==> flow/design.v (excerpt) <==
module RISC_V(clk, rst, mem_addr, mem_wdata, mem_we, mem_rdata);
Size: about 1,100 cells after synthesis, roughly 250 flip-flops, roughly 51 I/O pins, ~14,000 sq um of cells after synthesis.
export LEC_CHECK = 0
export CAP_MARGIN = 20
export CELL_PAD_IN_SITES_DETAIL_PLACEMENT = 0
export CELL_PAD_IN_SITES_GLOBAL_PLACEMENT = 3
export CORE_ASPECT_RATIO = 0.59
export CORE_MARGIN = 2
export CORE_UTILIZATION = 40
export CTS_CLUSTER_DIAMETER = 61
export CTS_CLUSTER_SIZE = 10
export GPL_TIMING_DRIVEN = 0
export HOLD_SLACK_MARGIN = 0.27
export MAX_ROUTING_LAYER = met5
export MIN_ROUTING_LAYER = met2
export SETUP_SLACK_MARGIN = 1.0
export SLEW_MARGIN = 40
export TNS_END_PERCENT = 25
create_clock -name core_clock -period 8.0 [get_ports {clk}]
run.sh (not shown) runs the stock make flow with config.mk's settings and CLKGATE_MAP_FILE=.
Next try:
CELL_PAD_IN_SITES_DETAIL_PLACEMENT = not set   (was 0)
CORE_ASPECT_RATIO = not set   (was 0.59)
CORE_UTILIZATION = 70   (was 40)
CTS_CLUSTER_DIAMETER = not set   (was 61)
CTS_CLUSTER_SIZE = 92   (was 10)
GPL_TIMING_DRIVEN = not set   (was 0)
HOLD_SLACK_MARGIN = not set   (was 0.27)
MIN_ROUTING_LAYER = met1   (was met2)
PLACE_DENSITY = 0.58   (was not set)
SETUP_SLACK_MARGIN = not set   (was 1.0)
SLEW_MARGIN = 20   (was 40)
TNS_END_PERCENT = not set   (was 25)
clock period = 6.56 ns   (was 8.0 ns; I/O delays follow)
=> This time the run died in global placement without I/O (3_1_place_gp_skip_io); die size drops by 42%; synthesized cell count stays the same; synthesized area stays the same.
Next try:
CELL_PAD_IN_SITES_GLOBAL_PLACEMENT = not set   (was 3)
CORE_UTILIZATION = 66   (was 70)
CTS_CLUSTER_SIZE = not set   (was 92)
MAX_ROUTING_LAYER = not set   (was met5)
MIN_ROUTING_LAYER = not set   (was met1)
PLACE_DENSITY = not set   (was 0.58)
SETUP_SLACK_MARGIN = -0.43   (was not set)
clock period = 5.76 ns   (was 6.56 ns; I/O delays follow)
This time the run produced a layout that fails on negative setup slack.
Area after synthesis does not change.
Synthesized cell count stays the same.
Die area went up by 5.9%.
Next try:
CORE_UTILIZATION = 40   (was 66)
SETUP_SLACK_MARGIN = not set   (was -0.43)
clock period = 8.0 ns   (was 5.76 ns; I/O delays follow)
After rerunning: The new run ran to the end with no violations. Cell count decreases by 0.70%. Setup slack improves by 0.74 ns. Synthesized cell count does not change. Power decreases by 31%.

---

Starting RTL as in the previous note.
Settings: LEC_CHECK=0, CAP_MARGIN=20, CELL_PAD_IN_SITES_DETAIL_PLACEMENT=0, CORE_ASPECT_RATIO=0.59, CORE_MARGIN=2, CORE_UTILIZATION=40, CTS_CLUSTER_DIAMETER=61, CTS_CLUSTER_SIZE=10, GPL_TIMING_DRIVEN=0, HOLD_SLACK_MARGIN=0.27, MAX_ROUTING_LAYER=met4, MIN_ROUTING_LAYER=met2, SETUP_SLACK_MARGIN=1.0, SLEW_MARGIN=20, TNS_END_PERCENT=25; clock period 8.0 ns.
Rerun with:
- CELL_PAD_IN_SITES_DETAIL_PLACEMENT: 0 -> not set
- CORE_ASPECT_RATIO: 0.59 -> not set
- CTS_CLUSTER_DIAMETER: 61 -> not set
- CTS_CLUSTER_SIZE: 10 -> not set
- GPL_TIMING_DRIVEN: 0 -> not set
- HOLD_SLACK_MARGIN: 0.27 -> not set
- MAX_ROUTING_LAYER: met4 -> not set
- MIN_ROUTING_LAYER: met2 -> not set
- SETUP_SLACK_MARGIN: 1.0 -> not set
- TNS_END_PERCENT: 25 -> not set
- clock period: 8.0 -> 7.85 ns (I/O delays scaled with it)
- non-clock buffer count decreases by 116
- design area decreases by 9.4%
- total power goes down by 4.4%
- worst setup slack is worse by 0.43 ns
- utilization goes down by 4.9 points
- synthesized area does not change
- routed wire length drops by about 23%
- first-iteration DRC count goes down by about 70%
- critical path depth falls by 8
- cell count went down by 7.6%
Rerun with:
- CORE_UTILIZATION: 40 -> 56
- clock period: 7.85 -> 4.36 ns (I/O delays scaled with it)
Outcome:
- This time the run reached the layout checks and failed them: negative setup slack
- utilization goes up by 36 points
- sequential share of layout area goes down by 9.3 points
- global-route usage increases by 14 points
- setup slack degrades by 1.9 ns
- die size drops by 28%
- design area is higher by 27%
- non-clock buffer count rises by 377
Rerun with:
- ABC_AREA: not set -> 1
- CORE_UTILIZATION: 56 -> 68
- CTS_CLUSTER_DIAMETER: not set -> 390
- CTS_CLUSTER_SIZE: not set -> 98
- PLACE_DENSITY: not set -> 0.43
- clock period: 4.36 -> 4.48 ns (I/O delays scaled with it)
Result: With this change the flow did not get past global routing (5_1_grt); synthesized cell count went up by about 70%; area after synthesis went up by 1.9%; die size went down by about 16%.
Power and IR drop assume default switching activity.
